$ cat design/flow/design.v
module stream_fifo #(
    parameter DATA_WIDTH = 32,
    parameter FIFO_LEN = 16
) (
    input logic ACLK,
    input logic ARESETn,
    input logic [DATA_WIDTH-1:0] data_i,
    input logic valid_i,
    output logic ready_o,
    output logic [DATA_WIDTH-1:0]  data_o,
    output logic valid_o,
    input logic ready_i
);
    localparam ADDR_WIDTH = $clog2(FIFO_LEN);
    logic [DATA_WIDTH-1:0] fifo_mem [FIFO_LEN];
    logic [ADDR_WIDTH-1:0] read_ptr, read_ptr_reg;
    logic [ADDR_WIDTH-1:0] write_ptr;
    logic [ADDR_WIDTH:0] count;
    assign data_o = fifo_mem[read_ptr];
    assign valid_o = (count > 0);
    assign ready_o = !(count == FIFO_LEN);
    always_ff @(posedge ACLK or negedge ARESETn) begin
        if (!ARESETn) begin
            read_ptr <= 0;
            write_ptr <= 0;
            count <= 0;
        end
        else begin
            if (valid_i && ready_o) begin
                write_ptr <= (write_ptr == (FIFO_LEN - 1)) ? 0 : write_ptr + 1;
            end
            if (valid_o && ready_i) begin
                read_ptr <= (read_ptr == (FIFO_LEN - 1)) ? 0 : read_ptr + 1;
            end
            if (valid_i && ready_o && !(valid_o && ready_i)) begin
                count <= count + 1;
            end
            else if (!(valid_i && ready_o) && (valid_o && ready_i)) begin
                count <= count - 1;
            end
        end
    end
    always @(posedge ACLK) begin
        if (valid_i && ready_o) begin
            fifo_mem[write_ptr] <= data_i;
        end
    end
endmodule
module algorithm_selector_XY #(
    parameter MAX_ROUTERS_X = 4,
    parameter MAX_ROUTERS_X_WIDTH
    = $clog2(MAX_ROUTERS_X),
    parameter MAX_ROUTERS_Y = 4,
    parameter MAX_ROUTERS_Y_WIDTH
    = $clog2(MAX_ROUTERS_Y),
    parameter ROUTER_X = 0,
    parameter ROUTER_Y = 0,
    parameter CHANNEL_NUMBER = 5
) (
    input  logic [MAX_ROUTERS_X_WIDTH-1:0] target_x_i,
    input  logic [MAX_ROUTERS_Y_WIDTH-1:0] target_y_i,
    output logic [CHANNEL_NUMBER-1:0]      selector_o
);
    assign selector_o[0] = ((target_x_i == ROUTER_X) && (target_y_i == ROUTER_Y));
    assign selector_o[1] = (target_y_i < ROUTER_Y);
    assign selector_o[2] = (target_x_i > ROUTER_X);
    assign selector_o[3] = (target_y_i > ROUTER_Y);
    assign selector_o[4] = (target_x_i < ROUTER_X);
endmodule
module arbiter #(
    parameter AXIS_DATA_WIDTH = 40,
    parameter ID_WIDTH = 4,
    parameter CHANNEL_NUMBER = 5,
    parameter CHANNEL_NUMBER_WIDTH
    = $clog2(CHANNEL_NUMBER),
    parameter MAX_ROUTERS_X = 4,
    parameter MAX_ROUTERS_X_WIDTH
    = $clog2(MAX_ROUTERS_X),
    parameter MAX_ROUTERS_Y = 4,
    parameter MAX_ROUTERS_Y_WIDTH
    = $clog2(MAX_ROUTERS_Y),
    parameter FLIT_WIDTH = AXIS_DATA_WIDTH + 2*(AXIS_DATA_WIDTH/8) + 1 + ID_WIDTH
) (
    input clk_i, rst_n_i,
    input  logic [CHANNEL_NUMBER*FLIT_WIDTH-1:0] in_data_i,
    input  logic [CHANNEL_NUMBER-1:0]            in_valid_i,
    output logic [CHANNEL_NUMBER-1:0]            in_ready_o,
    output logic [FLIT_WIDTH-1:0]                out_data_o,
    output logic                                 out_valid_o,
    input  logic                                 out_ready_i,
    output logic [CHANNEL_NUMBER_WIDTH-1:0] current_grant_o,
    output logic [MAX_ROUTERS_X_WIDTH-1:0] target_x_o,
    output logic [MAX_ROUTERS_Y_WIDTH-1:0] target_y_o
);
    localparam [ID_WIDTH-1:0] ROUTING_HEADER = '0;
    logic [MAX_ROUTERS_X_WIDTH-1:0] target_x_reg [CHANNEL_NUMBER];
    logic [MAX_ROUTERS_Y_WIDTH-1:0] target_y_reg [CHANNEL_NUMBER];
    logic [CHANNEL_NUMBER_WIDTH-1:0] next_grant;
    logic [CHANNEL_NUMBER_WIDTH-1:0] increment;
    logic [CHANNEL_NUMBER-1:0] valid_i;
    logic [CHANNEL_NUMBER*2 - 1:0] shifted_valid_i;
    logic [7:0] packages_left [CHANNEL_NUMBER];
    logic [ID_WIDTH-1:0] out_tid;
    logic [AXIS_DATA_WIDTH-1:0] out_tdata;
    logic out_is_header;
    assign out_tid   = out_data_o[ID_WIDTH-1:0];
    assign out_tdata = out_data_o[FLIT_WIDTH-1 -: AXIS_DATA_WIDTH];
    assign out_is_header = out_valid_o && (out_tid == ROUTING_HEADER);
    assign target_x_o = out_is_header ?
                        out_tdata[
                            MAX_ROUTERS_X_WIDTH+MAX_ROUTERS_Y_WIDTH-1:
                            MAX_ROUTERS_X_WIDTH
                        ] : target_x_reg[current_grant_o];
    assign target_y_o = out_is_header ?
                        out_tdata[
                            MAX_ROUTERS_X_WIDTH-1:0
                        ] : target_y_reg[current_grant_o];
    assign valid_i = in_valid_i;
    assign shifted_valid_i = {valid_i, valid_i} >> current_grant_o;
    always_ff @(posedge clk_i or negedge rst_n_i) begin
        if (!rst_n_i) begin
            current_grant_o <= '0;
            for (int i = 0; i < CHANNEL_NUMBER; i++) begin
                packages_left[i] <= '0;
                target_x_reg[i]  <= '0;
                target_y_reg[i]  <= '0;
            end
        end
        else begin
            if (out_is_header) begin
                packages_left[current_grant_o] <= out_tdata[
                    (MAX_ROUTERS_X_WIDTH+MAX_ROUTERS_Y_WIDTH) * 2
                    +8-1:
                    (MAX_ROUTERS_X_WIDTH+MAX_ROUTERS_Y_WIDTH) * 2
                ];
                target_y_reg[current_grant_o] <= out_tdata[
                    MAX_ROUTERS_X_WIDTH-1:0
                ];
                target_x_reg[current_grant_o] <= out_tdata[
                    MAX_ROUTERS_X_WIDTH+MAX_ROUTERS_Y_WIDTH-1:
                    MAX_ROUTERS_X_WIDTH
                ];
            end
            else begin
                packages_left[current_grant_o] <= packages_left[current_grant_o] - {7'd0, (in_ready_o[current_grant_o] & out_valid_o)};
            end
            if (!in_ready_o[current_grant_o] || !out_valid_o || (packages_left[current_grant_o] == 1 && out_valid_o && in_ready_o[current_grant_o])) begin
                current_grant_o <= next_grant;
            end
        end
    end
    always_comb begin
        next_grant = current_grant_o;
        increment = 0;
        for (int i = CHANNEL_NUMBER-1; i > 0; i--) begin
            if (shifted_valid_i[i]) begin
                increment = i;
            end
        end
        next_grant = ({29'd0, next_grant} + {29'd0, increment}) >= CHANNEL_NUMBER ?
        (next_grant + increment - CHANNEL_NUMBER):
        (next_grant + increment);
    end
    always_comb begin
        in_ready_o = '0;
        out_data_o  = in_data_i[current_grant_o*FLIT_WIDTH +: FLIT_WIDTH];
        out_valid_o = in_valid_i[current_grant_o];
        in_ready_o[current_grant_o] = out_ready_i;
    end
endmodule
module algorithm #(
    parameter AXIS_DATA_WIDTH = 40,
    parameter ID_WIDTH = 4,
    parameter CHANNEL_NUMBER = 5,
    parameter CHANNEL_NUMBER_WIDTH
    = $clog2(CHANNEL_NUMBER),
    parameter MAX_ROUTERS_X = 4,
    parameter MAX_ROUTERS_X_WIDTH
    = $clog2(MAX_ROUTERS_X),
    parameter MAX_ROUTERS_Y = 4,
    parameter MAX_ROUTERS_Y_WIDTH
    = $clog2(MAX_ROUTERS_Y),
    parameter ROUTER_X = 0,
    parameter ROUTER_Y = 0,
    parameter FLIT_WIDTH = AXIS_DATA_WIDTH + 2*(AXIS_DATA_WIDTH/8) + 1 + ID_WIDTH
) (
    input clk_i, rst_n_i,
    input  logic [FLIT_WIDTH-1:0]                in_data_i,
    input  logic                                 in_valid_i,
    output logic                                 in_ready_o,
    output logic [CHANNEL_NUMBER*FLIT_WIDTH-1:0] out_data_o,
    output logic [CHANNEL_NUMBER-1:0]            out_valid_o,
    input  logic [CHANNEL_NUMBER-1:0]            out_ready_i,
    input logic [MAX_ROUTERS_X_WIDTH-1:0] target_x_i,
    input logic [MAX_ROUTERS_Y_WIDTH-1:0] target_y_i
);
    localparam [ID_WIDTH-1:0] ROUTING_HEADER = '0;
    logic [CHANNEL_NUMBER_WIDTH-1:0] ctrl;
    logic [CHANNEL_NUMBER-1:0] selector;
    logic [CHANNEL_NUMBER-1:0] busy;
    logic [CHANNEL_NUMBER-1:0] busy_next;
    logic in_is_header;
    logic in_tlast;
    logic pass;
    assign in_is_header = (in_data_i[ID_WIDTH-1:0] == ROUTING_HEADER);
    assign in_tlast     = in_data_i[ID_WIDTH];
    algorithm_selector_XY #(
       .MAX_ROUTERS_X(MAX_ROUTERS_X),
       .MAX_ROUTERS_Y(MAX_ROUTERS_Y),
       .ROUTER_X(ROUTER_X),
       .ROUTER_Y(ROUTER_Y),
       .CHANNEL_NUMBER(CHANNEL_NUMBER)
    ) algorithm_selector (
        .target_x_i(target_x_i),
        .target_y_i(target_y_i),
        .selector_o(selector)
    );
    always_comb begin
        ctrl = '0;
        for (int i = 0; i < CHANNEL_NUMBER; i++) begin
            if(selector[CHANNEL_NUMBER - 1 - i]) begin
                ctrl = CHANNEL_NUMBER - 1 - i;
            end
        end
    end
    assign pass = !in_is_header || !busy[ctrl];
    always_comb begin
        out_data_o  = '0;
        out_valid_o = '0;
        in_ready_o  = pass ? out_ready_i[ctrl] : 1'b0;
        out_data_o[ctrl*FLIT_WIDTH +: FLIT_WIDTH] = pass ? in_data_i : '0;
        out_valid_o[ctrl] = pass ? in_valid_i : 1'b0;
    end
    always_ff @(posedge clk_i or negedge rst_n_i) begin
        if(!rst_n_i) begin
            busy <= '0;
        end else begin
            busy <= busy_next;
        end
    end
    always_comb begin
        busy_next = busy;
        if (in_valid_i && in_is_header) begin
            busy_next[ctrl] = out_ready_i[ctrl] ? 1'b1 : busy[ctrl];
        end
        else if (in_valid_i) begin
            if (in_tlast && out_ready_i[ctrl]) begin
                busy_next[ctrl] = 1'b0;
            end
        end
    end
endmodule
module router #(
    parameter AXIS_DATA_WIDTH = 40,
    parameter ID_WIDTH = 4,
    parameter CHANNEL_NUMBER = 5,
    parameter BUFFER_LENGTH = 8,
    parameter MAX_ROUTERS_X = 4,
    parameter MAX_ROUTERS_X_WIDTH
    = $clog2(MAX_ROUTERS_X),
    parameter MAX_ROUTERS_Y = 4,
    parameter MAX_ROUTERS_Y_WIDTH
    = $clog2(MAX_ROUTERS_Y),
    parameter ROUTER_X = 1,
    parameter ROUTER_Y = 2,
    parameter STRB_WIDTH = AXIS_DATA_WIDTH/8
)(
    input  clk_i, rst_n_i,
    input  logic [CHANNEL_NUMBER*AXIS_DATA_WIDTH-1:0] in_tdata_i,
    input  logic [CHANNEL_NUMBER*STRB_WIDTH-1:0]      in_tstrb_i,
    input  logic [CHANNEL_NUMBER*STRB_WIDTH-1:0]      in_tkeep_i,
    input  logic [CHANNEL_NUMBER-1:0]                 in_tlast_i,
    input  logic [CHANNEL_NUMBER*ID_WIDTH-1:0]        in_tid_i,
    input  logic [CHANNEL_NUMBER-1:0]                 in_tvalid_i,
    output logic [CHANNEL_NUMBER-1:0]                 in_tready_o,
    output logic [CHANNEL_NUMBER*AXIS_DATA_WIDTH-1:0] out_tdata_o,
    output logic [CHANNEL_NUMBER*STRB_WIDTH-1:0]      out_tstrb_o,
    output logic [CHANNEL_NUMBER*STRB_WIDTH-1:0]      out_tkeep_o,
    output logic [CHANNEL_NUMBER-1:0]                 out_tlast_o,
    output logic [CHANNEL_NUMBER*ID_WIDTH-1:0]        out_tid_o,
    output logic [CHANNEL_NUMBER-1:0]                 out_tvalid_o,
    input  logic [CHANNEL_NUMBER-1:0]                 out_tready_i
);
    localparam FLIT_WIDTH = AXIS_DATA_WIDTH + 2*STRB_WIDTH + 1 + ID_WIDTH;
    logic [CHANNEL_NUMBER*FLIT_WIDTH-1:0] in_flit;
    logic [CHANNEL_NUMBER*FLIT_WIDTH-1:0] queue_o_data;
    logic [CHANNEL_NUMBER-1:0]            queue_o_valid;
    logic [CHANNEL_NUMBER-1:0]            queue_o_ready;
    logic [FLIT_WIDTH-1:0] arbiter_o_data;
    logic                  arbiter_o_valid;
    logic                  arbiter_o_ready;
    logic [CHANNEL_NUMBER*FLIT_WIDTH-1:0] out_flit;
    logic [MAX_ROUTERS_X_WIDTH-1:0] target_x;
    logic [MAX_ROUTERS_Y_WIDTH-1:0] target_y;
    generate
        genvar i;
        for (i = 0; i < CHANNEL_NUMBER; i++) begin : gen_fifos
            assign in_flit[i*FLIT_WIDTH +: FLIT_WIDTH] = {
                in_tdata_i[i*AXIS_DATA_WIDTH +: AXIS_DATA_WIDTH],
                in_tstrb_i[i*STRB_WIDTH +: STRB_WIDTH],
                in_tkeep_i[i*STRB_WIDTH +: STRB_WIDTH],
                in_tlast_i[i],
                in_tid_i[i*ID_WIDTH +: ID_WIDTH]
            };
            assign {
                out_tdata_o[i*AXIS_DATA_WIDTH +: AXIS_DATA_WIDTH],
                out_tstrb_o[i*STRB_WIDTH +: STRB_WIDTH],
                out_tkeep_o[i*STRB_WIDTH +: STRB_WIDTH],
                out_tlast_o[i],
                out_tid_o[i*ID_WIDTH +: ID_WIDTH]
            } = out_flit[i*FLIT_WIDTH +: FLIT_WIDTH];
            stream_fifo #(
                .DATA_WIDTH(FLIT_WIDTH),
                .FIFO_LEN(BUFFER_LENGTH)
            ) q (
                .ACLK(clk_i),
                .ARESETn(rst_n_i),
                .data_i(in_flit[i*FLIT_WIDTH +: FLIT_WIDTH]),
                .valid_i(in_tvalid_i[i]),
                .ready_o(in_tready_o[i]),
                .data_o(queue_o_data[i*FLIT_WIDTH +: FLIT_WIDTH]),
                .valid_o(queue_o_valid[i]),
                .ready_i(queue_o_ready[i])
            );
        end
    endgenerate
    arbiter #(
        .AXIS_DATA_WIDTH(AXIS_DATA_WIDTH),
        .ID_WIDTH(ID_WIDTH),
        .CHANNEL_NUMBER(CHANNEL_NUMBER),
        .MAX_ROUTERS_X(MAX_ROUTERS_X),
        .MAX_ROUTERS_Y(MAX_ROUTERS_Y)
    ) arb (
        .clk_i(clk_i), .rst_n_i(rst_n_i),
        .in_data_i(queue_o_data),
        .in_valid_i(queue_o_valid),
        .in_ready_o(queue_o_ready),
        .out_data_o(arbiter_o_data),
        .out_valid_o(arbiter_o_valid),
        .out_ready_i(arbiter_o_ready),
        .current_grant_o(),
        .target_x_o(target_x),
        .target_y_o(target_y)
    );
    algorithm #(
        .AXIS_DATA_WIDTH(AXIS_DATA_WIDTH),
        .ID_WIDTH(ID_WIDTH),
        .CHANNEL_NUMBER(CHANNEL_NUMBER),
        .MAX_ROUTERS_X(MAX_ROUTERS_X),
        .MAX_ROUTERS_Y(MAX_ROUTERS_Y),
        .ROUTER_X(ROUTER_X),
        .ROUTER_Y(ROUTER_Y)
    ) alg (
        .clk_i(clk_i), .rst_n_i(rst_n_i),
        .in_data_i(arbiter_o_data),
        .in_valid_i(arbiter_o_valid),
        .in_ready_o(arbiter_o_ready),
        .out_data_o(out_flit),
        .out_valid_o(out_tvalid_o),
        .out_ready_i(out_tready_i),
        .target_x_i(target_x),
        .target_y_i(target_y)
    );
endmodule
$ cat design/flow/run.sh
#!/bin/bash
# the make line also repeats each setting of config.mk as NAME=value (left out here)
make -C /OpenROAD-flow-scripts/flow DESIGN_CONFIG=/design/flow/config.mk WORK_HOME=/design/flow/orfs CLKGATE_MAP_FILE= finish
$ cat design/flow/config.mk
export PLATFORM = sky130hd
export DESIGN_NAME = router
export DESIGN_NICKNAME = router
export VERILOG_FILES = /design/flow/design.v
export SDC_FILE = /design/flow/constraint.sdc
export NUM_CORES = 4
export LEC_CHECK = 0
export ABC_AREA = 0
export CAP_MARGIN = 20
export CELL_PAD_IN_SITES_GLOBAL_PLACEMENT = 2
export CORE_ASPECT_RATIO = 1.35
export CORE_MARGIN = 4
export CORE_UTILIZATION = 55
export CTS_CLUSTER_DIAMETER = 157
export GPL_TIMING_DRIVEN = 0
export HOLD_SLACK_MARGIN = 0.09
export MIN_ROUTING_LAYER = met2
export PLACE_DENSITY_LB_ADDON = 0.17
export SLEW_MARGIN = 15
export TNS_END_PERCENT = 15
$ cat design/flow/constraint.sdc
create_clock -name core_clock -period 7.5 [get_ports {clk_i}]
set_input_delay 1.5000 -clock core_clock [delete_from_list [all_inputs] [get_ports {clk_i}]]
set_output_delay 1.5000 -clock core_clock [all_outputs]
set_load 0.01 [all_outputs]
==> results.txt, run 1 <==
The run has ended; figures from its reports follow.

The run finished, with violations left. The checks that failed: setup timing. The power report lists the sequential group at roughly 17000 uW.

The post-synthesis mux area share is 0.177. The critical path arrival came out at 6090 ps. The most frequently used library cell after synthesis is edfxtp_1.

Looking at the max-slew report, the worst-margin pin has a slew of roughly 1100 ps. The clock group total power came out at around 11000 uW. The clock network latency to the later pin of the worst-skew pair came out at between 800 and 900 ps. The reported leakage power is 0.0368 uW. The remaining number of nets flagged by the antenna check after routing is 0.

The hold path depth came out at 2. Per the summary, power density relative to cell area is ~460 nW/um^2. The floorplan utilization is 0.555.

The buffer and inverter count on the worst path came out at 5. In this run the worst hold path is classified as reg -> reg. The die span in y came out at 484 um. Per STA, the worst path accumulates the most delay in the family buffers and inverters.

The total tool warning count came out at 36. The highest net fanout along the worst path is 10. The clock-pin slew on the worst setup and hold paths is around 60 ps.

The post-CTS hold buffer count recorded in the log is 0. The endpoint identified for the worst register-to-register timing path is gen_fifos[1].q.count[3]. The final timing report gives a worst setup slack of -90.5 ps.

The launch instance of the worst min-delay path is arb.packages_left[1][5]. Combinational power for this build is 23800 uW. The sequential cells in the finished layout cover a total of 69000 um^2.

The reg-to-reg critical path startpoint is gen_fifos[2].q.count[0]. The post-synthesis cell type count came out at roughly 77. Pins over their slew limit in the final report were tallied at 0. The logic depth of the worst setup path including buffers is 11. The via count of the first global-routing pass is 71.5k. The fraction of the cycle the final worst path needs is 1.01.

Setup repair after global routing could not meet its margin everywhere. The sequential fraction of the synthesis area is 0.746. The tally of max-capacitance violations is 0.

The area after detailed placement came out at 104000 um^2. Hold timing on the final database bottoms out at a slack of approximately 490 ps. The power spent charging and discharging nets came out at 20400 uW. The largest voltage drop on the vdd net is 1.45 mV. The internal cell power is 31100 uW.

The endpoint of the most critical setup path is out_tdata_o[13]. The count of flip-flops with a built-in enable after synthesis is 2200. The number of cells in Yosys stat came out at 4581. In the routed layout, each cell is associated on average with a via count of 7.95. The launch point of the critical path is gen_fifos[3].q.read_ptr[2]. The report lists the cells along the critical path as buf_2 > buf_4 > clkbuf_2 > clkbuf_1 > mux2i_1 > a21oi_2 > a21oi_1 > o22ai_1 > nand2_1 > nor2_1 > clkdlybuf4s50_1. The number of standard cells after synthesis is around 4.6k. The root buffer cell is clkbuf_16.

The synthesis report names the predominant flop master as edfxtp_1. After synthesis, the largest family of logic cells by area is multiplexers. The detailed-router iteration count before antenna repair is 9.

The total grt overflow is 0. The total area of multi-input combinational cells came out at 23100 um^2. Once synthesis finished, the tally of register bits stood at 2318. The post-synthesis share of cell area spent on xor and xnor gates is 0.00275.

The total negative slack is -647 ps. The smallest clock period supported by the final layout is computed as 7590 ps. The largest single stage delay on the critical path is ~750 ps. After detailed routing, the number of remaining DRC violations is 0. At the worst endpoint, the required time is approximately 6000 ps. After synthesis, the cell types taking the most area are edfxtp_1 71%, mux4_2 14%, mux2i_1 3.4%. Summed over all nets, the half-perimeter wirelength after detailed placement is 198 mm.

Of the total power, registers draw 0.330. The H-tree level count is 4. The finished cells cover 112000 um^2.

The average cell area after synthesis came out at 20.2 um^2. The sink of the worst hold path is arb.packages_left[1][5]. The area growth from synthesis to layout came out at 21.0%.

The CTS buffer count came out at 207. The area fraction in full adders, half adders and majority gates is 0.00820. The region available for standard cell placement spans 167000 um^2. The stat command in Yosys gives a chip area of 92500 um^2. The simple logic cell fraction of the synthesized area came out at 0.0339. The global-route total usage across every layer is 0.447. The achievable frequency is 132 MHz. The routed wire length came out at 272 mm. The largest power group is combinational cells.

By count the netlist is led by 2200 x edfxtp_1, 563 x mux4_2, 345 x nor2_1, 311 x mux2i_1, 162 x nand2_1. The switching power as a share of total power is 0.396. The first-pass GRT wire length is 379 mm. The register-to-register setup slack came out at 1390 ps. The filler cell count in the final layout is 11.0k. TritonCTS built the clock tree. Across all layers, the routed design uses about 65k vias. The placer congestion estimate is 0.994. The library cell with the largest summed area after synthesis is edfxtp_1.

The clock sink count is between 2k and 2.5k. The violation tally from detailed-route iteration zero came out at 15.2k. The number of cells on the worst reg-to-reg path is 20. In this run the tightest slew margin relative to its limit is 0.222. The count of nets after finishing is 5973. The compound-gate portion of the synthesized area came out at 0.0189. The maximum number of pins on one net before global-route repair is 90. The final setup skew is slightly below 50 ps. The final report lists the setup-violating endpoint count as 10.

The number of antenna violations at the first check in global routing was 0. Of the post-synthesis cell area, the dominant cell type holds 0.714. The overall chip area came out at 175000 um^2.

On the critical path, the stage with the largest delay is an instance of o22ai_1. The total of buffers placed on input and output ports came out at 571. The warning tally printed by Yosys for this design is 6. The worst setup path is launched from a flop. Yosys reported that registers with async set or reset make up 0.0509.

In the setup report, the worst path falls into the class reg -> out. The nature of the critical path endpoint is an output port. In this run the cell area of the synthesized design comes to between 90000 and 100000 um^2. The post-detailed-route wirelength per cell came out at approximately 33 um. The share of total power in the clock network came out at 0.209. The total count of hold-check failures in the final report came out at 0. The cell row count is 174. In this run the deepest clock path goes through 3 buffers. The number of nets in the synthesized netlist is 4925. The power share of the combinational group is 0.462. The width of the die is ~360 um. The I/O pin count is 572.
-- metrics by stage --
stage / instances / total power [uW] / utilization / worst slack (ps)
after floorplan: 4581 / 28400 / - / 16.1
after global placement: 7352 / 38600 / 0.605 / -6450
after detailed placement: 7605 / 39000 / 0.622 / -1870
after CTS: 7992 / 50000 / 0.667 / 0.336
after global routing: 8000 / 52700 / 0.669 / -93.9
final: 8122 / 51500 / 0.671 / -90.5
-- timing repair --
item / in CTS / in global routing
hold endpoints to repair: 0 / 0
setup endpoints to repair: 283 / 275
setup buffers: 11 / 1
pin swaps: 6 / 5
gates resized: 216 / 116
-- metal layers --
layer / share of wire / global-route usage
met3: 0.38 / 0.538
met5: 0.0091 / 0.151
met1: 0 / -
met2: 0.49 / 0.565
met4: 0.11 / 0.117
-- area by class of cell --
cell class / instances / share of cell area
clock inverter: 118 / 0.0109
multi-input combinational: 1974 / 0.206
sequential: 2318 / 0.617
tap: 2200 / 0.0246
timing repair buffer: 844 / 0.0756
clock buffer: 262 / 0.0496
antenna: 122 / 0.00273
inverter: 41 / 0.00143
buffer: 243 / 0.0125
==> run 2: changes to the inputs <==
- ABC_AREA: 0 -> default
- CELL_PAD_IN_SITES_GLOBAL_PLACEMENT: 2 -> default
- CORE_ASPECT_RATIO: 1.35 -> default
- CORE_MARGIN: 4 -> 2
- CORE_UTILIZATION: 55 -> 66
- CTS_CLUSTER_DIAMETER: 157 -> default
- GPL_TIMING_DRIVEN: 0 -> default
- HOLD_SLACK_MARGIN: 0.09 -> default
- MIN_ROUTING_LAYER: met2 -> default
- PLACE_DENSITY_LB_ADDON: 0.17 -> default
- SLEW_MARGIN: 15 -> 20
- TNS_END_PERCENT: 15 -> default
- clock period: 7.5 -> 4.11 ns (I/O delays scaled with it)
==> run 2 against run 1 <==
Effect of this change: still fails the layout checks on setup timing; wire length up 0.70%; clock-buffer cell count up 11; register-to-register slack worse by 3000 ps; worst setup slack worse by 1800 ps; via count down 19%; global-route usage down 7.9 points; cell count down 1.9%; highest routed layer unchanged; area after synthesis unchanged; clock power up 79%; non-clock buffer count up 234; hold slack worse by 410 ps.
==> results.txt, run 2 <==
The run has ended; figures from its reports follow.

The measured slew at the worst slew-check pin was 949 ps (-185 ps). The area after detailed placement came out at 106000 um^2 (+2.3%). The power per cell area is 917 nW/um^2 (+99%).

The logic depth of the worst setup path including buffers is 21 (+10). The tally of max-capacitance violations came out at 0 (unchanged). Per report_power, the top consumer among the power groups is combinational cells. On the critical path the largest part of the delay comes from buffers and inverters.

The data required time at the worst endpoint came out at 3290 ps (-2710 ps). The CTS buffer count was 215 (+3.9%). Timing would allow up to ~170 MHz. The total vias in the final route was 52.6k (-19%). The run finished, with violations left. The footprint of the flip-flops and latches came out at 69100 um^2 (about the same). The via count of the first global-routing pass was 51.1k (-29%). The proportion of synthesized flip-flops having asynchronous set or reset came out at 0.0509 (unchanged). The relative contribution of sequential cells to total power is 0.290 (-0.040). The largest incremental delay on the critical path came out at 490 ps (-260 ps). The number of nets in the synthesized netlist is 4925 (unchanged). The number of max-slew violations in the final report came out at 0 (unchanged). The power share of the combinational group is 0.531 (+0.069). The final setup skew is 50.9 ps (+1.27 ps). The number of hold buffers added after CTS was 0 (unchanged). The fraction of the cycle the final worst path needs came out at 1.46 (+0.445). The worst setup path is launched from a flop.

The internal cell power is 66200 uW (+110%). The total grt overflow is 0 (unchanged). The critical path arrival came out at 5170 ps (-920 ps). The clock sink count was 2318 (unchanged). The width of the die is 378 um (+4.8%). The count of nets after finishing came out at 6216 (+4.1%). The netlist area before placement is 92500 um^2 (unchanged). The buffer and inverter count on the worst path came to 10 (+5). Setup repair after global routing could not meet its margin everywhere.

The number of register bits inferred by synthesis came out at 2318 (unchanged). The total tool warning count is 40 (+11%). The H-tree level count came out at 4 (unchanged). The total count of hold-check failures in the final report is 0 (unchanged). The number of standard cells after synthesis is 4581 (unchanged). The I/O pin count came out at 572 (unchanged). The worst setup slack before clock tree synthesis came to -1550 ps (+323 ps).

The number of antenna violations at the first check in global routing is 67 (+67). The post-synthesis share of cell area spent on xor and xnor gates was 0.00275 (unchanged). The sequential-cell power consumption is 31200 uW (+84%). TritonCTS built the clock tree. The tightest min-delay check is of the in -> async type.

The clock-pin slew on the worst setup and hold paths came out at 60 ps (about the same). The top logic cell family in the synthesized netlist is multiplexers. The cell depth of the worst flop-to-flop path came to 32 (+60%). The root buffer cell chosen for the clock tree is clkbuf_16. The detailed-route DRC error count is 0 (unchanged). The floorplan utilization is 0.664 (+0.109). The floorplan core area came to 139000 um^2 (-16%). The compound-gate portion of the synthesized area is 0.0189 (unchanged). The post-synthesis cell type count is 77 (unchanged). The power drawn by the combinational cells came out at 57100 uW (+140%).

The post-detailed-route via-to-cell ratio is 6.60 (-17%). The post-detailed-route wirelength per cell is 34.3 um (+2.7%). The remaining number of nets flagged by the antenna check after routing is 0 (unchanged).

The violation tally from detailed-route iteration zero is 6632 (-56%). Counting instances in the post-synthesis netlist gives the leading cell types as 2200 x edfxtp_1, 563 x mux4_2, 345 x nor2_1, 311 x mux2i_1, 162 x nand2_1. The clock network latency to the later pin of the worst-skew pair came to 860 ps (about the same). The global-route total usage across every layer was 0.368 (-0.0789). The share of total power in the clock network was 0.179 (-0.030). In this run the layout check failures are setup timing. The highest net fanout along the worst path is 9 (-1). The power spent charging and discharging nets is 41300 uW (+100%).

The filler cell count in the final layout came out at 6187 (-44%). The post-route minimum period came out at 5990 ps. The worst slew slack as a fraction of its limit is 0.367 (+0.145). The cell row count came out at 137 (-21%). The most critical setup path has its endpoint at out_tdata_o[150]. The half-perimeter wire length of the detailed placement result is 164 mm (-17%). The reported leakage power came out at 0.0398 uW (+8.1%).

The overall chip area came out at 143000 um^2 (-18%). The portion of synthesized cell area occupied by the leading cell type is 0.714 (unchanged). The total cell area reported by yosys after synthesis is 92500 um^2 (unchanged). The total of buffers placed on input and output ports is 571 (unchanged). The launch point of the worst register-to-register path is recorded as gen_fifos[0].q.read_ptr[0]. The number of cells in Yosys stat came out at 4581 (unchanged). The area growth from synthesis to layout came out at 26.8%. The critical path starts at gen_fifos[0].q.read_ptr[0].

The hold slack is 73.6 ps (-412 ps). For this design, the slowest cell found on the critical path is mux4_2. The placer congestion estimate was 0.942 (-5.2%). Looking at the setup timing report, the critical path kind is reg -> out.

The sequential fraction of the synthesis area came out at 0.746 (unchanged). The die span in y was 378 um (-22%). The first-pass GRT wire length is 367 mm (-3.1%). The post-layout worst setup margin is -1880 ps (-1790 ps). The switching power as a share of total power is 0.384 (-0.0116). The buffer levels on the longest clock path was 3 (unchanged). The largest total area in the synthesized netlist belongs to edfxtp_1. The end of the worst register-to-register path is gen_fifos[1].q.count[3].

The maximum number of pins on one net before global-route repair came out at 94 (+4.4%). The detailed-router iteration count before antenna repair came out at 8 (-1). The most common cell in the synthesized netlist is edfxtp_1. The count of placed standard cells in the final layout, fillers left out came out at 7965 (-1.9%). The count of flip-flops with a built-in enable after synthesis came out at 2200 (unchanged). STA classifies the critical path endpoint as an output port.

The simple logic cell fraction of the synthesized area is 0.0339 (unchanged). The count of yosys warnings during synthesis is 6 (unchanged). The main flop type after synthesis is edfxtp_1. The post-synthesis mux area share is 0.177 (unchanged).

The number of setup violations in the final report is 361 (+351). The area fraction in full adders, half adders and majority gates was 0.00820 (unchanged). The routed wire length is 273 mm (+0.70%).

The average cell area after synthesis was 20.2 um^2 (unchanged). The clock group total power is 19200 uW (+79%). The total area of multi-input combinational cells came out at 25300 um^2 (+9.9%).

The cell count after placement came out at 7351 (-3.3%). The largest voltage drop on the vdd net was 1.44 mV (-0.80%). The register-to-register setup slack is -1620 ps (-3010 ps). Traced cell by cell, the critical path runs through buf_4 > mux4_2 > nor2b_4 > a211oi_4 > a2111oi_2 > buf_4 > or2_2 > buf_6 > nor4_2 > mux2i_1 > buf_4 > buf_6 > o21a_1 > o21ai_4 > buf_12 > buf_12 > buf_12 > nand2_8 > buf_6 > nor2_1 > buf_2. The share of the core filled with cells in the final layout came to 0.841 (+0.170).

For reference, the top cells by area after synthesis are edfxtp_1 71%, mux4_2 14%, mux2i_1 3.4%. The summed area of non-filler cells in the final layout is 117000 um^2 (+4.8%).
run 2: timing repair:
action                     4_1_cts  5_1_grt
resized                        745     1196
setup endpoints to repair      363      363
buffers inserted                57      123
gates cloned                    10       14
pin swaps                       19      117
run 2: cell type report:
type                    count  share of cell area
inverters                  41             0.00144
clock inverters           127             0.00938
well taps                1876              0.0200
repair buffers           1321               0.115
clock buffers             273              0.0483
flip-flops and latches   2318               0.589
multi-input cells        1975               0.216
diodes                     34            0.000726
run 2: per-stage QoR:
stage                     TNS (ps)  total power (uW)
after floorplan           -1190890             52600
after global placement     -427930             75100
after detailed placement   -446180             75900
after CTS                  -522900             96900
after global routing       -616950            110000
final                      -572360            108000
run 2: routing by layer:
layer	vias to the layer above	global-route usage	wire, um
li1	21400	-	-
met1	27200	0.469	90900
met2	3136	0.593	135000
met3	779	0.0932	28500
met4	42	0.192	19200
met5	-	0	267
==> run 3: changes to the inputs <==
- CORE_UTILIZATION: 66 -> 28
- PLACE_DENSITY: default -> 0.6
- clock period: 4.11 -> 11.2 ns (I/O delays scaled with it)
==> run 3 against run 2 <==
Effect of this change: the run now finishes clean; synthesized cell count stayed put; non-clock buffer count is 651 lower; via count is 9.2% lower; area after synthesis stayed put; first-iteration DRC count is 22% lower; hold slack better by 400 ps; combinational power is 77% lower; wire length is 1.1% lower; sequential power is 62% lower; critical path depth is 7 lower; design area is 5.9% lower; worst setup slack better by 2900 ps; critical endpoint is now out_tstrb_o[7]; largest cell class unchanged.
==> results.txt, run 3 <==
The run has ended; figures from its reports follow.

The run finished with no timing, DRC or antenna violations. The worst slew slack as a fraction of its limit is 0.260 (-0.107). Looking at the reg2reg group, the worst path starts from gen_fifos[4].q.read_ptr[1].

The root buffer cell chosen for the clock tree is clkbuf_16. The average cell area after synthesis came to 20.2 um^2 (unchanged). The power drawn by the combinational cells was 13300 uW (-77%). The global-route total usage across every layer is 0.157 (-0.211). The filler cell count in the final layout is 30.9k (+400%). The detailed-route DRC error count came out at 0 (unchanged).

The buffer count from post-CTS setup fixing came out at 0 (-100%). The post-route minimum period came out at about 10000 ps. Grouping non-sequential cells by family puts the most area in multiplexers. For reference, the critical path cell chain is mux4_2 > mux2i_1 > o22ai_1 > nor4_4 > and3_1 > nand3_1 > mux2i_1 > nor2_1 > ha_1 > xor2_1 > nand3_2 > buf_4 > nor2_1 > clkdlybuf4s50_1.

The peak-usage layer in the global routing report is met2. The count of nets after finishing is 5568 (-10%). The die span in y was 579 um (+53%). The floorplan core area was 329000 um^2 (+140%). The number of cells in Yosys stat came out at 4581 (unchanged).

The cell row count came out at 211 (+54%). Sorting the Yosys area breakdown by cell type puts at the top edfxtp_1. The via count of the first global-routing pass came out at 46.8k (-8.4%). The number of max-slew violations in the final report came out at 0 (unchanged). Per STA, the worst path accumulates the most delay in the family simple AND/OR/NAND/NOR gates. The clock network latency to the later pin of the worst-skew pair came to 880 ps (+20 ps). The global-route met1 utilization is 0.197 (-0.272). The slowest stage cell on the critical path is dfrtp_4. OpenSTA lists the critical path endpoint as out_tstrb_o[7]. The number of register bits inferred by synthesis came to 2318 (unchanged). The power per cell area came out at 291 nW/um^2 (-68%). The clock sink count came to 2318 (unchanged).

The worst register-to-register path ends at gen_fifos[4].q.count[3]. The first-pass GRT wire length came out at 371 mm (+1.2%). The I/O pin count came out at 572 (unchanged). The remaining number of nets flagged by the antenna check after routing came out at 0 (unchanged). The H-tree level count came to 4 (unchanged). The routed wire length was 270 mm (-1.1%). The half-perimeter wire length of the detailed placement result is 182 mm (+11%).

The number of nets in the synthesized netlist is 4925 (unchanged). The global-route met3 utilization is 0.0464 (-0.0469). The largest voltage drop on the vdd net was 0.704 mV (-51%).

The main flop type after synthesis is edfxtp_1. The simple logic cell fraction of the synthesized area came to 0.0339 (unchanged). The share of total power in the clock network came out at 0.218 (+0.039). The post-cts resize count came out at 0 (-100%). The post-detailed-route via-to-cell ratio is 4.88 (-26%).

Checking hold timing, the worst path is listed with class reg -> reg. The power spent charging and discharging nets came out at 12100 uW (-71%). The number of antenna violations at the first check in global routing is 182 (+170%). Sorting the synthesis cell report by count puts at the top edfxtp_1. The biggest slice of the total power is consumed by combinational cells. The post-synthesis mux area share was 0.177 (unchanged). The netlist area before placement came out at 92500 um^2 (unchanged).

The highest net fanout along the worst path was 58 (+49). The maximum number of pins on one net before global-route repair is 89 (-5.3%). The sequential fraction of the synthesis area came out at 0.746 (unchanged). Static timing analysis puts the maximum clock frequency at 98.2 MHz. The hold slack came out at 478 ps (+404 ps). The total grt overflow is 0 (unchanged).

The total tool warning count came out at 34 (-15%). The sequential-cell power consumption came out at 11800 uW (-62%). The logic depth of the worst setup path including buffers came out at 14 (-33%).

The area growth from synthesis to layout came out at 19.3%. The detailed-router iteration count before antenna repair came out at 6 (-2). The compound-gate portion of the synthesized area is 0.0189 (unchanged). The number of setup violations in the final report came out at 0 (-100%). The proportion of synthesized flip-flops having asynchronous set or reset came out at 0.0509 (unchanged). The post-detailed-route wirelength per cell is 27.7 um (-19%). The switching power as a share of total power came out at 0.377 (-0.00775). The overall chip area is 335000 um^2 (+130%). The floorplan utilization was 0.281 (-0.383). The area fraction in full adders, half adders and majority gates is 0.00820 (unchanged). The clock-pin slew on the worst setup and hold paths was 70 ps (about the same).

The placer congestion estimate came out at 0.844 (-10%). The relative contribution of sequential cells to total power came to 0.368 (+0.078). The total count of hold-check failures in the final report is 0 (unchanged).

The startpoint identified for the worst hold timing path is arb.packages_left[3][1]. The buffer levels on the longest clock path is 4 (+1). By startpoint and endpoint, the worst setup path is classified as reg -> out.

TritonCTS built the clock tree. The portion of synthesized cell area occupied by the leading cell type is 0.714 (unchanged). The register-to-register setup slack is 3980 ps (+5600 ps). The power share of the combinational group came to 0.414 (-0.117). Setup repair after global routing left no endpoint under its margin. The critical path arrival is 7950 ps (+2780 ps). The commonest cells after synthesis are 2200 x edfxtp_1, 563 x mux4_2, 345 x nor2_1, 311 x mux2i_1, 162 x nand2_1. The area after detailed placement came out at 104000 um^2 (-2.2%).

The total vias in the final route came out at 47.7k (-9.2%). The final setup skew came out at 78.2 ps (+27.3 ps). The total negative slack is 0 ps (+572360 ps). The number of hold buffers added after CTS came out at 0 (unchanged).

The buffer and inverter count on the worst path came out at 2 (-8). The clock group total power was 6980 uW (-64%). The worst setup path is launched from a flop. The number of standard cells after synthesis is 4581 (unchanged). The total of buffers placed on input and output ports is 571 (unchanged). Hold analysis lists the worst path endpoint as arb.packages_left[3][1].

The CTS buffer count was 219 (+1.9%). The cell depth of the worst flop-to-flop path is 19 (-41%). The width of the die came out at 579 um (+53%).

The post-synthesis cell type count came out at 77 (unchanged). The violation tally from detailed-route iteration zero came out at 5148 (-22%). The met2 usage in global routing is 0.269 (-0.324). The fraction of the cycle the final worst path needs is 0.910 (-0.548). The reported leakage power came to 0.0347 uW (-13%). The worst setup path is captured at an output port. Along the worst hold path, the cell count comes to 2. For reference, the critical path is launched at gen_fifos[4].q.read_ptr[1]. The count of yosys warnings during synthesis was 6 (unchanged). The total cell area reported by yosys after synthesis came to 92500 um^2 (unchanged). The summed area of non-filler cells in the final layout is 110000 um^2 (-5.9%).

The post-synthesis share of cell area spent on xor and xnor gates is 0.00275 (unchanged). The internal cell power is 20000 uW (-70%). The measured slew at the worst slew-check pin is 1100 ps (+150 ps).

The data required time at the worst endpoint is 8960 ps (+5670 ps). The count of flip-flops with a built-in enable after synthesis came out at 2200 (unchanged). The tally of max-capacitance violations is 0 (unchanged). By area the synthesized netlist is led by edfxtp_1 71%, mux4_2 14%, mux2i_1 3.4%. The largest incremental delay on the critical path came to 1020 ps (+530 ps).
## run 3: layer usage
layer	share of wire	wire [um]	up-vias
met5	0.0023	620	-
met4	0.026	6920	96
met1	0.38	104000	25100
met2	0.49	134000	1998
li1	-	-	20000
met3	0.093	25100	544
## run 3: through the flow
step,util,std cells,setup slack (ps),total power [uW]
6_report,0.335,9774,1010,32100
3_3_place_gp,0.315,9369,1840,25200
5_1_grt,0.335,9752,559,33500
2_1_floorplan,-,4581,2980,19000
4_1_cts,0.335,9749,881,32400
3_5_place_dp,0.315,9369,1810,25400
## run 3: layout make-up
cell class | instances | area (um^2) | area share
flip-flops and latches | 2318 | 69100 | 0.626
clock buffers | 286 | 5840 | 0.0529
multi-input cells | 1974 | 22600 | 0.204
diodes | 25 | 62.6 | 0.000567
clock inverters | 94 | 693 | 0.00628
inverters | 41 | 154 | 0.00139
repair buffers | 670 | 6500 | 0.0589
well taps | 4366 | 5460 | 0.0495
==> run 4: changes to the inputs <==
- CORE_UTILIZATION: 28 -> 72
- CTS_CLUSTER_SIZE: default -> 41
- PLACE_DENSITY: 0.6 -> default
- PLACE_DENSITY_LB_ADDON: default -> 0.0
- SETUP_SLACK_MARGIN: default -> -0.38
- clock period: 11.2 -> 5.34 ns (I/O delays scaled with it)
==> run 4 against run 3 <==
Effect of this change: utilization up 54 points; sequential cell count unchanged; synthesized cell count unchanged; clock skew up 12 ps; via count up 22%; total power up 140%; area after synthesis unchanged; wire length up 24%; non-clock buffer count up 406; the layout now fails its checks (setup timing); clock power up 130%.
==> results.txt, run 4 <==
The run has ended; figures from its reports follow.

The proportion of synthesized flip-flops having asynchronous set or reset came out at 0.0509 (unchanged). The number of register bits inferred by synthesis came out at 2318 (unchanged). The buffer and inverter count on the worst path came out at 7 (+5).

The clock network latency to the later pin of the worst-skew pair is 920 ps (+40 ps). For reference, the top cells by area after synthesis are edfxtp_1 71%, mux4_2 14%, mux2i_1 3.4%. The first-pass GRT wire length is 417 mm (+12%).

The endpoint of the most critical setup path is out_tstrb_o[8]. The reasons given for failing layout checks are setup timing. The cell count after placement is 7021 (-25%). The compound-gate portion of the synthesized area is 0.0189 (unchanged). The main flop type after synthesis is edfxtp_1. Yosys shows that the main logic family after synthesis is multiplexers. The sequential fraction of the synthesis area is 0.746 (unchanged). The post-detailed-route via-to-cell ratio was 7.72 (+58%). The placer congestion estimate was 0.937 (+11%). The clock-pin slew on the worst setup and hold paths is 70 ps (about the same).

The type of the worst min-delay path is in -> async. The register-to-register setup slack is -620 ps (-4600 ps). The cell depth of the worst flop-to-flop path came to 27 (+8).

The total grt overflow came to 0 (unchanged). The clock group total power is 16300 uW (+130%). The H-tree level count was 4 (unchanged). The internal cell power is 47100 uW (+140%). The final setup skew came out at 90.1 ps (+11.8 ps). The portion of synthesized cell area occupied by the leading cell type came out at 0.714 (unchanged). The number of setup violations in the final report came out at 325 (+325).

The worst setup path is captured at an output port. The reported leakage power came to 0.0382 uW (+10%). The total vias in the final route is 58.3k (+22%). The detailed-router iteration count before antenna repair is 12 (+6). The worst setup path is launched from a flop. Per STA, the worst path accumulates the most delay in the family buffers and inverters. The floorplan core area came out at 128000 um^2 (-61%). The largest voltage drop on the vdd net is 0.853 mV (+21%). The overall chip area is 131000 um^2 (-61%). The largest incremental delay on the critical path was 690 ps (-330 ps). The timing report shows the most common cell along the critical path to be buf_4. The number of cells in Yosys stat came out at 4581 (unchanged). Counting instances in the post-synthesis netlist gives the leading cell types as 2200 x edfxtp_1, 563 x mux4_2, 345 x nor2_1, 311 x mux2i_1, 162 x nand2_1. The violation tally from detailed-route iteration zero is 11.9k (+130%). The data required time at the worst endpoint is 4270 ps (-4690 ps).

The power share of the combinational group is 0.478 (+0.064). The cell row count is 131 (-38%). The detailed-route DRC error count came out at 0 (unchanged). The hold slack is 377 ps (-101 ps). TritonCTS built the clock tree. The leading cell type by number of instances after synthesis is edfxtp_1. The clock sink count is 2318 (unchanged). The cell sequence reported for the critical path is mux2i_1 > a22oi_1 > and3_1 > nor4_2 > buf_4 > and3_4 > nand3_2 > mux2i_1 > nor2_2 > buf_4 > ha_1 > inv_1 > buf_4 > nand3_4 > buf_12 > buf_8 > nor2_1 > clkdlybuf4s50_1. The half-perimeter wire length of the detailed placement result is 160 mm (-13%). The share of total power in the clock network is 0.208 (-0.010). The average cell area after synthesis came out at 20.2 um^2 (unchanged). The timing report shows that the slowest cell on the worst path is dfrtp_4. The buffer levels on the longest clock path is 3 (-1). Setup repair after global routing could not meet its margin everywhere.

The count of placed standard cells in the final layout, fillers left out was 7552 (-23%). The reg-to-reg critical path startpoint is gen_fifos[2].q.read_ptr[1]. The post-synthesis share of cell area spent on xor and xnor gates was 0.00275 (unchanged).

The total of buffers placed on input and output ports came to 571 (unchanged). The count of yosys warnings during synthesis is 6 (unchanged). The tally of max-capacitance violations was 0 (unchanged). The total count of hold-check failures in the final report is 0 (unchanged).

For reference, the most critical setup path is categorized as reg -> out. The measured slew at the worst slew-check pin is 1190 ps (+86.7 ps). The launch point of the critical path is gen_fifos[2].q.read_ptr[1]. The post-route minimum period is roughly 6600 ps. The root buffer cell is clkbuf_16. The number of standard cells after synthesis was 4581 (unchanged). The post-detailed-route wirelength per cell is 44.5 um (+61%).

The worst slew slack as a fraction of its limit is 0.209 (-0.0510). The routed wire length came to 336 mm (+24%). The post-synthesis mux area share is 0.177 (unchanged). The power drawn by the combinational cells is 37400 uW (+180%). The die span in y is 362 um (-37%). The simple logic cell fraction of the synthesized area is 0.0339 (unchanged).

The via count of the first global-routing pass is 54.2k (+16%). The floorplan utilization is 0.725 (+0.445). Derived from the worst setup path, the maximum achievable clock frequency is 151 MHz. The width of the die is 362 um (-37%). The remaining number of nets flagged by the antenna check after routing came to 0 (unchanged). The count of nets after finishing came out at 5969 (+7.2%). The switching power as a share of total power came out at 0.399 (+0.0224).

The global-route total usage across every layer is 0.462 (+0.305). The power spent charging and discharging nets came out at 31300 uW (+160%). Per the synthesis report, the dominant area consumer among library cells is edfxtp_1. The highest net fanout along the worst path is 19 (-67%).

The relative contribution of sequential cells to total power is 0.314 (-0.054). The largest power group is combinational cells. The fraction of the cycle the final worst path needs came out at 1.24 (+0.333). The I/O pin count is 572 (unchanged).

The run finished, with violations left. The area fraction in full adders, half adders and majority gates is 0.00820 (unchanged). The netlist area before placement is 92500 um^2 (unchanged). The number of nets in the synthesized netlist came out at 4925 (unchanged). The number of max-slew violations in the final report came to 0 (unchanged). The CTS buffer count is 214 (-2.3%). The total tool warning count is 43 (+26%). The area growth from synthesis to layout came out at 20.9%. The post-layout worst setup margin is -1300 ps (-2310 ps).

The power per cell area came out at 701 nW/um^2 (+140%). The sequential-cell power consumption was 24600 uW (+110%). The critical path arrival is 5570 ps (-2380 ps). The number of hold buffers added after CTS is 0 (unchanged). The number of antenna violations at the first check in global routing is 83 (-54%). The post-synthesis cell type count is 77 (unchanged).

The count of flip-flops with a built-in enable after synthesis is 2200 (unchanged). The total cell area reported by yosys after synthesis is 92500 um^2 (unchanged). The maximum number of pins on one net before global-route repair was 95 (+6.7%). The logic depth of the worst setup path including buffers is 18 (+4). For the worst reg-to-reg path, the endpoint reported by OpenROAD is gen_fifos[2].q.count[3].
run 4: per-layer routing:
layer	vias to the layer above	GRT usage	part of all wire
met3	1888	0.120	0.15
met1	28300	0.570	0.27
met2	7210	0.717	0.46
met4	46	0.348	0.12
met5	-	0	0.0012
li1	20900	-	-
run 4: timing repair:
action | 4_1_cts | 5_1_grt
resized | 211 | 372
endpoints found under the setup margin | 295 | 291
gates cloned | 3 | 4
setup buffers | 10 | 40
pin swaps | 6 | 10
run 4: area by class of cell:
type	instances	area (um^2)
Antenna cell	80	200
Clock buffer	273	5640
Clock inverter	128	1380
Fill cell	4642	15700
Inverter	41	154
Multi-Input combinational cell	1974	23100
Sequential cell	2318	69100
Tap cell	1662	2080
Timing Repair Buffer	1076	10100
run 4: metrics by stage:
step	utilization	power (uW)	setup WS, ps	TNS [ps]	instance area, um^2
final	0.877	78400	-1300	-299480	112000
after global routing	0.876	79000	-1350	-315830	112000
after CTS	0.871	73900	-1170	-275620	111000
after detailed placement	0.813	56900	-825	-167230	104000
after global placement	0.813	56200	-741	-143590	104000
after floorplan	-	39800	-388	-342890	92500
==> run 5: changes to the inputs <==
- ABC_AREA: default -> 1
- CELL_PAD_IN_SITES_GLOBAL_PLACEMENT: default -> 2
- CORE_ASPECT_RATIO: default -> 1.35
- CORE_UTILIZATION: 72 -> 22
- CTS_CLUSTER_SIZE: 41 -> default
- HOLD_SLACK_MARGIN: default -> 0.09
- PLACE_DENSITY_LB_ADDON: 0.0 -> default
- SETUP_SLACK_MARGIN: -0.38 -> default
- clock period: 5.34 -> 7.5 ns (I/O delays scaled with it)
==> run 5 against run 4 <==
Effect of this change: the run now finishes clean; via count is 11% higher; total power is 25% lower; hold slack better by 110 ps; clock power is 28% lower; global-route usage is 30 points lower; non-clock buffer count is 174 lower; critical path depth is 1 higher; combinational power is about 20% lower; first-iteration DRC count is 52% lower; critical path type unchanged; largest cell class unchanged.
==> results.txt, run 5 <==
The run has ended; figures from its reports follow.

The flow ran to the end and the layout has no timing, DRC or antenna violations. The buffer levels on the longest clock path came to 4 (+1). The largest voltage drop on the vdd net is 1.17 mV (+37%). The placer congestion estimate came out at 0.847 (-9.6%). The sequential-cell power consumption is 17100 uW (-30%).

The timing report attributes the biggest portion of critical-path delay to buffers and inverters. The tally of max-capacitance violations came to 0 (unchanged). The clock group total power is 11800 uW (-28%). The cell count after placement came out at 13.5k (+93%). The total tool warning count is 41 (-4.7%).

The number of hold buffers added after CTS came out at 0 (unchanged). Clock tree synthesis selected as its root buffer the cell clkbuf_16. The number of nets in the synthesized netlist came to 7907 (+61%). The clock network latency to the later pin of the worst-skew pair is 910 ps (about the same). The filler cell count in the final layout was 44.0k (+850%). The number of setup violations in the final report is 0 (-100%). The portion of synthesized cell area occupied by the leading cell type is 0.697 (-0.0172). The reported leakage power came out at 0.0388 uW (+1.6%). The worst slew slack as a fraction of its limit was 0.235 (+0.0259). The total of buffers placed on input and output ports is 571 (unchanged). The total cell area reported by yosys after synthesis came to 94800 um^2 (+2.5%). The logic depth of the worst setup path including buffers is 19 (+1). The final setup skew is 109 ps (+19.3 ps). The remaining number of nets flagged by the antenna check after routing is 0 (unchanged). The post-synthesis share of cell area spent on xor and xnor gates is 0.00213 (-0.000621). OpenSTA lists the critical path endpoint as out_tdata_o[159]. The clock sink count is 2318 (unchanged).

The I/O pin count came to 572 (unchanged). The leading cell type by number of instances after synthesis is edfxtp_1. The total grt overflow is 0 (unchanged). The power per cell area came to 503 nW/um^2 (-28%). The share of total power in the clock network came out at 0.200 (-0.008). The area fraction in full adders, half adders and majority gates is 0.00800 (-0.000197). The critical path is of the reg -> out type. The summed area of non-filler cells in the final layout came out at 117000 um^2 (+4.6%). The final total power came out at 58900 uW (-25%).

The sequential fraction of the synthesis area came to 0.728 (-0.0180). The post-detailed-route wirelength per cell came out at 26.7 um (-40%). The largest incremental delay on the critical path was 590 ps (-100 ps). The floorplan core area is 430000 um^2 (+240%). The power spent charging and discharging nets is 26800 uW (-14%). Sorting the synthesized cells by how often they occur yields 2200 x edfxtp_1, 1337 x nand2_1, 957 x nor2_1, 585 x o21ai_0, 533 x a21oi_1.

In this run the worst hold path is classified as reg -> reg. The area growth from synthesis to layout is 23.5%. The via count of the first global-routing pass is 62.9k (+16%). The average cell area after synthesis came out at 12.5 um^2 (-38%).

The detailed-router iteration count before antenna repair is 6 (-6). The CTS buffer count is 227 (+6.1%). The proportion of synthesized flip-flops having asynchronous set or reset came out at 0.0509 (unchanged). The number of cells in Yosys stat is 7563 (+65%). The clock-pin slew on the worst setup and hold paths is 70 ps (about the same). The detailed-route DRC error count is 0 (unchanged). Looking at the group totals, the largest power group turns out to be combinational cells. The simple logic cell fraction of the synthesized area was 0.109 (+0.0752). The switching power as a share of total power is 0.456 (+0.0568). The achievable frequency is 137 MHz. The width of the die came out at 569 um (+57%). Looking at the reg2reg group, the worst path ends at arb.packages_left[1][6].

The half-perimeter wire length of the detailed placement result is 247 mm (+55%). The count of flip-flops with a built-in enable after synthesis is 2200 (unchanged). The area after detailed placement is 108000 um^2 (+4.5%).

The report gives the cell count of the worst hold path as 2. Hold analysis lists the worst path endpoint as arb.packages_left[3][2]. The buffer and inverter count on the worst path is 8 (+1). The routed wire length was 374 mm (+11%). The global-route total usage across every layer came out at 0.165 (-0.298).

The total count of hold-check failures in the final report is 0 (unchanged). The total vias in the final route is 64.8k (+11%). The H-tree level count is 4 (unchanged). TritonCTS built the clock tree.

The count of nets after finishing came to 8502 (+42%). The post-route minimum period came out at 7290 ps. The count of placed standard cells in the final layout, fillers left out was 14.0k (+86%). Walking the worst path, the cells encountered are clkinv_16 > buf_16 > buf_4 > nand2_1 > a32o_1 > o211ai_1 > o21ai_0 > buf_4 > o21ai_1 > buf_4 > nand2_1 > o311ai_1 > buf_4 > nand2_1 > nor2_1 > nand2_1 > nor2_1 > buf_4 > clkdlybuf4s50_1. Of all cell types, the one taking the most synthesized area is edfxtp_1. In the synthesized netlist, the dominant kind of combinational cell is AND-OR/OR-AND gates. The footprint of the flip-flops and latches was 69100 um^2 (about the same).

The floorplan utilization came out at 0.220 (-0.505). The register-to-register setup slack is 1190 ps (+1810 ps). The cell depth of the worst flop-to-flop path came out at 33 (+22%). Tracing the worst setup path back leads to its startpoint at gen_fifos[3].q.read_ptr[0]. Setup repair after global routing left no endpoint under its margin.

The netlist area before placement came out at 94800 um^2 (+2.5%). The hold slack is 489 ps (+112 ps). The overall chip area is 436000 um^2 (+230%).

The power drawn by the combinational cells is 30000 uW (-20%). The post-layout worst setup margin came to 208 ps (+1500 ps). STA classifies the critical path endpoint as an output port.

The data required time at the worst endpoint came out at 6000 ps (+1730 ps). The die span in y was 767 um (+110%). Post-synth the commonest register cell is edfxtp_1. The total area of multi-input combinational cells is 23600 um^2 (+2.1%).

The critical path arrival is 5790 ps (+220 ps). The power share of the combinational group is 0.510 (+0.032). The reg-to-reg critical path startpoint is gen_fifos[0].q.read_ptr[1].

The number of register bits inferred by synthesis was 2318 (unchanged). The measured slew at the worst slew-check pin is 1140 ps (-50.9 ps). The number of antenna violations at the first check in global routing is 173 (+110%). The post-synthesis mux area share is 0.000106 (-0.177). The post-synthesis cell type count is 53 (-31%). The cell row count came out at 280 (+110%). The maximum number of pins on one net before global-route repair is 182 (+92%). The violation tally from detailed-route iteration zero is 5673 (-52%). For reference, the top cells by area after synthesis are edfxtp_1 70%, nand2_1 5.3%, nor2_1 3.8%. For this design, the slowest cell found on the critical path is dfrtp_4.

The relative contribution of sequential cells to total power is 0.290 (-0.024). The number of standard cells after synthesis came out at 7563 (+65%). The compound-gate portion of the synthesized area was 0.123 (+0.104).

STA classifies the critical path startpoint as a flop. The post-detailed-route via-to-cell ratio came out at 4.62 (-40%). The worst setup slack before clock tree synthesis came out at 187 ps (+1010 ps).

Per the hold report, the tightest min-delay path originates at arb.packages_left[3][2]. The internal cell power is 32000 uW (-32%). The highest net fanout along the worst path came to 68 (+49).

The count of yosys warnings during synthesis was 6 (unchanged). The fraction of the cycle the final worst path needs came to 0.972 (-0.270). The first-pass GRT wire length was 511 mm (+22%). The number of max-slew violations in the final report came out at 0 (unchanged). The most numerous cell type found on the critical path is buf_4.
==> run 5: metal layers <==
metal  wire length, um  up-vias  GRT usage
met2            182000     2112      0.277
met3             25200      526     0.0381
met4             12000       90     0.0558
li1                  -    29100          -
met1            154000    33000      0.206
met5               541        -          0
==> run 5: area by class of cell <==
cell class              count  share of cell area
multi-input cells        4557               0.202
flip-flops and latches   2318               0.590
clock inverters           130              0.0127
inverters                 152             0.00607
repair buffers            902              0.0766
diodes                     35            0.000749
clock buffers             280              0.0514
well taps                5640              0.0603
==> run 5: metrics by stage <==
step           setup TNS [ps]  utilization
6_report                    0        0.272
5_1_grt                     0        0.272
4_1_cts                     0        0.271
3_5_place_dp                0        0.252
3_3_place_gp            -26.8        0.252
2_1_floorplan               0            -
==> run 5: timing repair <==
item,CTS,global route
resized,83,39
gates cloned,6,5
buffers inserted,11,13
pin swaps,4,5
endpoints found under the setup margin,275,247
==> run 6: changes to the inputs <==
- CELL_PAD_IN_SITES_GLOBAL_PLACEMENT: 2 -> default
- CORE_ASPECT_RATIO: 1.35 -> 1.26
- CORE_UTILIZATION: 22 -> 72
- CTS_CLUSTER_DIAMETER: default -> 394
- CTS_CLUSTER_SIZE: default -> 10
- HOLD_SLACK_MARGIN: 0.09 -> 0.28
- MAX_ROUTING_LAYER: default -> met4
- PLACE_DENSITY: default -> 0.6
- SETUP_SLACK_MARGIN: default -> 1.13
- TNS_END_PERCENT: default -> 5
- clock period: 7.5 -> 4.11 ns (I/O delays scaled with it)
==> run 6 against run 5 <==
Effect of this change: global-route usage is 34 points higher; the run now fails in detailed routing (5_2_route); synthesized cell count stayed put; area after synthesis stayed put; die size is 69% lower.
==> results.txt, run 6 <==
Quick summary of the implementation run below.

For reference, the top logic cell family by area is AND-OR/OR-AND gates. The total cell area reported by yosys after synthesis came out at 94800 um^2 (unchanged). The post-synthesis share of cell area spent on xor and xnor gates is 0.00213 (unchanged). The floorplan core area came out at 131000 um^2 (-70%). The stage where the flow stopped is detailed routing (5_2_route). The placer congestion estimate is 1.01 (+19%). The number of standard cells after synthesis is 7563 (unchanged).

The overall chip area is 135000 um^2 (-69%). The die span in y is 411 um (-46%). The number of antenna violations at the first check in global routing came out at 77 (-55%). The number of nets in the synthesized netlist is 7907 (unchanged). The global-route total usage across every layer is 0.502 (+0.337). The number of register bits inferred by synthesis is 2318 (unchanged). Clock tree synthesis selected as its root buffer the cell clkbuf_16. The netlist area before placement is 94800 um^2 (unchanged). The count of yosys warnings during synthesis came out at 6 (unchanged). The floorplan utilization came out at 0.725 (+0.505). The cell row count is 149 (-47%).

The number of cells in Yosys stat came out at 7563 (unchanged). The buffer levels on the longest clock path is 4 (unchanged). The maximum number of pins on one net before global-route repair came out at 169 (-7.1%). The total of buffers placed on input and output ports is 571 (unchanged). The I/O pin count is 572 (unchanged).

The worst setup slack before clock tree synthesis came out at -1400 ps (-1590 ps). The portion of synthesized cell area occupied by the leading cell type came out at 0.697 (unchanged). The clock sink count is 2318 (unchanged).

The area fraction in full adders, half adders and majority gates is 0.00800 (unchanged). The simple logic cell fraction of the synthesized area came out at 0.109 (unchanged). After synthesis, the most frequently instantiated cells are 2200 x edfxtp_1, 1337 x nand2_1, 957 x nor2_1, 585 x o21ai_0, 533 x a21oi_1. The half-perimeter wire length of the detailed placement result came out at 192 mm (-22%). The H-tree level count was 5 (+1). The largest total area in the synthesized netlist belongs to edfxtp_1. Looking at the cell usage after synthesis, the top flip-flop cell is edfxtp_1.

The via count of the first global-routing pass came out at 71.6k (+14%). The average cell area after synthesis came out at 12.5 um^2 (unchanged). The CTS buffer count was 281 (+24%). The flow did not finish. The first error in the log reads "[ERROR DRT-0255] Maze Route cannot find path of net out_tdata_o[96] in worker of routeBox ( 289800 0 ) ( 327210 48300 )". The report classifies the worst endpoint after the last repair as a primary output. The synthesis report lists the most area-consuming cells as edfxtp_1 70%, nand2_1 5.3%, nor2_1 3.8%. The proportion of synthesized flip-flops having asynchronous set or reset is 0.0509 (unchanged). The post-synthesis mux area share was 0.000106 (unchanged). When the last timing repair stopped, the worst path ended at out_tdata_o[39]. The sequential fraction of the synthesis area came out at 0.728 (unchanged). The cell count after placement is 10.1k (-26%). The width of the die came out at 327 um (-42%).

The post-synthesis cell type count is 53 (unchanged). The count of flip-flops with a built-in enable after synthesis came out at 2200 (unchanged). The leading cell type by number of instances after synthesis is edfxtp_1.

The first-pass GRT wire length is 473 mm (-7.5%). The compound-gate portion of the synthesized area is 0.123 (unchanged). The total grt overflow came out at 0 (unchanged).
==> run 6: timing repair <==
| action | in CTS | in global routing |
|---|---|---|
| buffers inserted | 48 | 39 |
| endpoints found under the setup margin | 500 | 649 |
| cloned | 20 | 10 |
| pin swaps | 22 | 86 |
| hold endpoints to repair | 77 | 0 |
| resized | 349 | 750 |
| hold buffers | 1 | 0 |
==> run 6: layer usage <==
| metal | GRT usage |
|---|---|
| met5 | - |
| met4 | 0.383 |
| met3 | 0.135 |
| met2 | 0.750 |
| met1 | 0.584 |
==> run 6: through the flow <==
| step | setup TNS [ps] | hold WS, ps | instance area [um^2] | power (uW) |
|---|---|---|---|---|
| after floorplan | -126180 | 448 | 96200 | 62900 |
| after global placement | -267330 | 466 | 108000 | 88600 |
| after detailed placement | -300070 | 473 | 108000 | 90300 |
| after CTS | -513920 | 486 | 117000 | 117000 |
| after global routing | -544870 | 498 | 120000 | 129000 |
Power is estimated from default activity; no workload was simulated.
